==> inputs of 01-17 <==
==> flow/design.v <==
`timescale 1ns/1ps
package nn_pkg;
 localparam int K_SIZE = 3;
 localparam int PROD_W = 17;
 localparam int ACC_CONV_W = PROD_W + $clog2(K_SIZE*K_SIZE);
 localparam int RES_W = ACC_CONV_W + 1;
 localparam int W_W = 8;
 localparam int ACC_FC_W = 40;
 localparam int SHIFT_NORM = 6;
endpackage
`timescale 1ns/1ps
module window_gen_3x3_flat #(
 parameter int IMG_W = 8,
 parameter int IMG_H = 8
)(
 input logic clk,
 input logic rst,
 input logic in_valid,
 input logic signed [8:0] in_pixel,
 output logic win_valid,
 output logic [80:0] win_flat,  
 output logic [$clog2(IMG_W)-1:0] out_x,
 output logic [$clog2(IMG_H)-1:0] out_y
);
 logic signed [8:0] line1 [0:IMG_W-1];
 logic signed [8:0] line2 [0:IMG_W-1];
 logic signed [8:0] s0[0:2], s1[0:2], s2[0:2];
 int unsigned x, y;
 integer k;
 task automatic put9(input int idx, input logic signed [8:0] val);
 begin
 win_flat[idx*9 +: 9] <= val;
 end
 endtask
 always_ff @(posedge clk) begin
 if (rst) begin
 x <= 0; y <= 0;
 win_valid <= 0;
 out_x <= '0; out_y <= '0;
 win_flat <= '0;
 for (k = 0; k < IMG_W; k = k + 1) begin
 line1[k] <= '0;
 line2[k] <= '0;
 end
 for (k = 0; k < 3; k = k + 1) begin
 s0[k] <= '0; s1[k] <= '0; s2[k] <= '0;
 end
 end else begin
 win_valid <= 0;
 if (in_valid) begin
 s0[0] <= s0[1]; s0[1] <= s0[2]; s0[2] <= line2[x];
 s1[0] <= s1[1]; s1[1] <= s1[2]; s1[2] <= line1[x];
 s2[0] <= s2[1]; s2[1] <= s2[2]; s2[2] <= in_pixel;
 line2[x] <= line1[x];
 line1[x] <= in_pixel;
 if (y >= 2 && x >= 2) begin
 put9(0, s0[1]); put9(1, s0[2]); put9(2, line2[x]);
 put9(3, s1[1]); put9(4, s1[2]); put9(5, line1[x]);
 put9(6, s2[1]); put9(7, s2[2]); put9(8, in_pixel);
 win_valid <= 1;
 out_x <= x - 2;
 out_y <= y - 2;
 end
 if (x == IMG_W-1) begin
 x <= 0;
 if (y != IMG_H-1) y <= y + 1;
 else y <= 0;
 end else begin
 x <= x + 1;
 end
 end
 end
 end
endmodule
`timescale 1ns/1ps
import nn_pkg::*;
module nn_block_flat #(
 parameter int SHIFT_NORM = nn_pkg::SHIFT_NORM
)(
 input logic clk,
 input logic rst,
 input logic [80:0] win_flat,
 input logic signed [7:0] k00, k01, k02,
 input logic signed [7:0] k10, k11, k12,
 input logic signed [7:0] k20, k21, k22,
 input logic signed [7:0] bias,
 input logic signed [7:0] scale,
 input logic signed [7:0] offset,
 input logic signed [W_W-1:0] w0,
 input logic signed [W_W-1:0] w1,
 input logic signed [W_W-1:0] w2,
 output logic signed [RES_W-1:0] conv_result,
 output logic signed [RES_W-1:0] norm_result,
 output logic signed [ACC_FC_W-1:0] acc0,
 output logic signed [ACC_FC_W-1:0] acc1,
 output logic signed [ACC_FC_W-1:0] acc2
);
 function automatic logic signed [8:0] pix(input int idx);
 begin
 pix = $signed(win_flat[idx*9 +: 9]);
 end
 endfunction
 integer signed sum_temp;
 integer signed sum_next;
 always_comb begin
 sum_temp =
 pix(0)*k00 + pix(1)*k01 + pix(2)*k02 +
 pix(3)*k10 + pix(4)*k11 + pix(5)*k12 +
 pix(6)*k20 + pix(7)*k21 + pix(8)*k22;
 sum_next = (sum_temp <<< 1) + $signed(bias);
 end
 logic signed [RES_W-1:0] conv_reg;
 always_ff @(posedge clk) begin
 if (rst) conv_reg <= '0;
 else conv_reg <= sum_next[RES_W-1:0];
 end
 always_ff @(posedge clk) begin
 if (rst) conv_result <= '0;
 else conv_result <= conv_reg;
 end
 localparam int PROD_W = RES_W + 8;
 logic signed [PROD_W-1:0] prod;
 integer signed prod_shifted;
 integer signed sum_off;
 integer signed norm_next;
 always_comb begin
 prod = $signed(conv_reg) * $signed(scale);
 if (SHIFT_NORM > 0) prod_shifted = $signed(prod) >>> SHIFT_NORM;
 else if (SHIFT_NORM < 0) prod_shifted = $signed(prod) <<< (-SHIFT_NORM);
 else prod_shifted = $signed(prod);
 sum_off = prod_shifted + $signed(offset);
 norm_next = (sum_off < 0) ? 0 : sum_off;
 end
 always_ff @(posedge clk) begin
 if (rst) norm_result <= '0;
 else norm_result <= norm_next[RES_W-1:0];
 end
 always_comb begin
 acc0 = $signed(norm_result) * $signed(w0);
 acc1 = $signed(norm_result) * $signed(w1);
 acc2 = $signed(norm_result) * $signed(w2);
 end
endmodule
`timescale 1ns/1ps
import nn_pkg::*;
module nn_image_top #(
 parameter int IMG_W = 8,
 parameter int IMG_H = 8
)(
 input logic clk,
 input logic rst,
 input logic in_valid,
 input logic signed [8:0] in_pixel,
 input logic signed [7:0] k00, k01, k02,
 input logic signed [7:0] k10, k11, k12,
 input logic signed [7:0] k20, k21, k22,
 input logic signed [7:0] bias,
 input logic signed [7:0] scale,
 input logic signed [7:0] offset,
 input logic signed [W_W-1:0] w0,
 input logic signed [W_W-1:0] w1,
 input logic signed [W_W-1:0] w2,
 output logic out_valid,
 output logic signed [RES_W-1:0] conv_result,
 output logic signed [RES_W-1:0] norm_result,
 output logic signed [ACC_FC_W-1:0] acc0,
 output logic signed [ACC_FC_W-1:0] acc1,
 output logic signed [ACC_FC_W-1:0] acc2,
 output logic [$clog2(IMG_W)-1:0] out_x,
 output logic [$clog2(IMG_H)-1:0] out_y
);
 logic win_valid;
 logic [80:0] win_flat;  
 logic [$clog2(IMG_W)-1:0] win_x;
 logic [$clog2(IMG_H)-1:0] win_y;
 window_gen_3x3_flat #(
 .IMG_W(IMG_W),
 .IMG_H(IMG_H)
 ) u_win (
 .clk (clk),
 .rst (rst),
 .in_valid (in_valid),
 .in_pixel (in_pixel),
 .win_valid(win_valid),
 .win_flat (win_flat),
 .out_x (win_x),
 .out_y (win_y)
 );
 nn_block_flat #(
 .SHIFT_NORM(SHIFT_NORM)
 ) u_core (
 .clk (clk),
 .rst (rst),
 .win_flat (win_flat),
 .k00(k00), .k01(k01), .k02(k02),
 .k10(k10), .k11(k11), .k12(k12),
 .k20(k20), .k21(k21), .k22(k22),
 .bias (bias),
 .scale (scale),
 .offset (offset),
 .w0(w0),
 .w1(w1),
 .w2(w2),
 .conv_result(conv_result),
 .norm_result(norm_result),
 .acc0(acc0),
 .acc1(acc1),
 .acc2(acc2)
 );
 logic [1:0] vpipe;
 logic [$clog2(IMG_W)-1:0] x_pipe0, x_pipe1;
 logic [$clog2(IMG_H)-1:0] y_pipe0, y_pipe1;
 always_ff @(posedge clk) begin
 if (rst) begin
 vpipe <= 2'b00;
 x_pipe0 <= '0; x_pipe1 <= '0;
 y_pipe0 <= '0; y_pipe1 <= '0;
 end else begin
 vpipe <= {vpipe[0], win_valid};
 if (win_valid) begin
 x_pipe0 <= win_x;
 y_pipe0 <= win_y;
 end
 x_pipe1 <= x_pipe0;
 y_pipe1 <= y_pipe0;
 end
 end
 assign out_valid = vpipe[1];
 assign out_x = x_pipe1;
 assign out_y = y_pipe1;
endmodule
==> flow/run.sh <==
#!/bin/bash
# the make line also repeats each setting of config.mk as NAME=value (left out here)
make -C /OpenROAD-flow-scripts/flow DESIGN_CONFIG=/design/flow/config.mk WORK_HOME=/design/flow/orfs CLKGATE_MAP_FILE= finish
==> flow/config.mk <==
export PLATFORM = sky130hd
export DESIGN_NAME = nn_image_top
export DESIGN_NICKNAME = nn_image_top
export VERILOG_FILES = /design/flow/design.v
export SDC_FILE = /design/flow/constraint.sdc
export NUM_CORES = 4
export LEC_CHECK = 0
export ABC_AREA = 1
export CAP_MARGIN = 40
export CELL_PAD_IN_SITES_DETAIL_PLACEMENT = 1
export CORE_ASPECT_RATIO = 1.04
export CORE_MARGIN = 5
export CORE_UTILIZATION = 42
export CTS_CLUSTER_DIAMETER = 378
export CTS_CLUSTER_SIZE = 57
export GPL_TIMING_DRIVEN = 1
export HOLD_SLACK_MARGIN = 0.07
export MAX_ROUTING_LAYER = met5
export PLACE_DENSITY = 0.94
export SETUP_SLACK_MARGIN = 0.79
export SLEW_MARGIN = 20
export TNS_END_PERCENT = 60
==> flow/constraint.sdc <==
create_clock -name core_clock -period 13.1 [get_ports {clk}]
set_input_delay 2.6200 -clock core_clock [delete_from_list [all_inputs] [get_ports {clk}]]
set_output_delay 2.6200 -clock core_clock [all_outputs]
set_load 0.01 [all_outputs]
==> 09-07 (differences from 01-17) <==
==> flow/config.mk (replaced) <==
export PLATFORM = sky130hd
export DESIGN_NAME = nn_image_top
export DESIGN_NICKNAME = nn_image_top
export VERILOG_FILES = /design/flow/design.v
export SDC_FILE = /design/flow/constraint.sdc
export NUM_CORES = 4
export LEC_CHECK = 0
export CAP_MARGIN = 20
export CORE_MARGIN = 2
export CORE_UTILIZATION = 72
export CTS_CLUSTER_SIZE = 42
export HOLD_SLACK_MARGIN = -0.08
export MAX_ROUTING_LAYER = met4
export PLACE_DENSITY = 0.64
export SLEW_MARGIN = 20
export TNS_END_PERCENT = 40
==> flow/constraint.sdc (replaced) <==
create_clock -name core_clock -period 9.06 [get_ports {clk}]
set_input_delay 1.8120 -clock core_clock [delete_from_list [all_inputs] [get_ports {clk}]]
set_output_delay 1.8120 -clock core_clock [all_outputs]
set_load 0.01 [all_outputs]
==> qor.yml <==
status: "did not finish"
fp_nets: 12100
adder_share: 0.420
grt_usage: 0.616
grt_use_met1: 0.600
post-place-ws_ns: -1.16
lastStage: "5_1_grt"
placed_cells: 12600
firstError: "[ERROR GRT-0116] Global routing finished with congestion. Check the congestion regions in the DRC Viewer."
synth_cell_types: 48
synth-xor-area-share: 0.0330
ys_sh_aoi: 0.0582
post_dp_cell_area_sq_mm: 0.0809
netlist_area_sq_mm: 0.0758
the above is filed under 01-17

==> qor.yml <==
adder_share: 0.456
violations: "setup timing"
synth_cell_types: 66
fp_nets: 9454
setup_ws_ns: -0.892
setup_viol: 8
ys_sh_aoi: 0.0604
status: "finished with violations"
the above is filed under 09-07

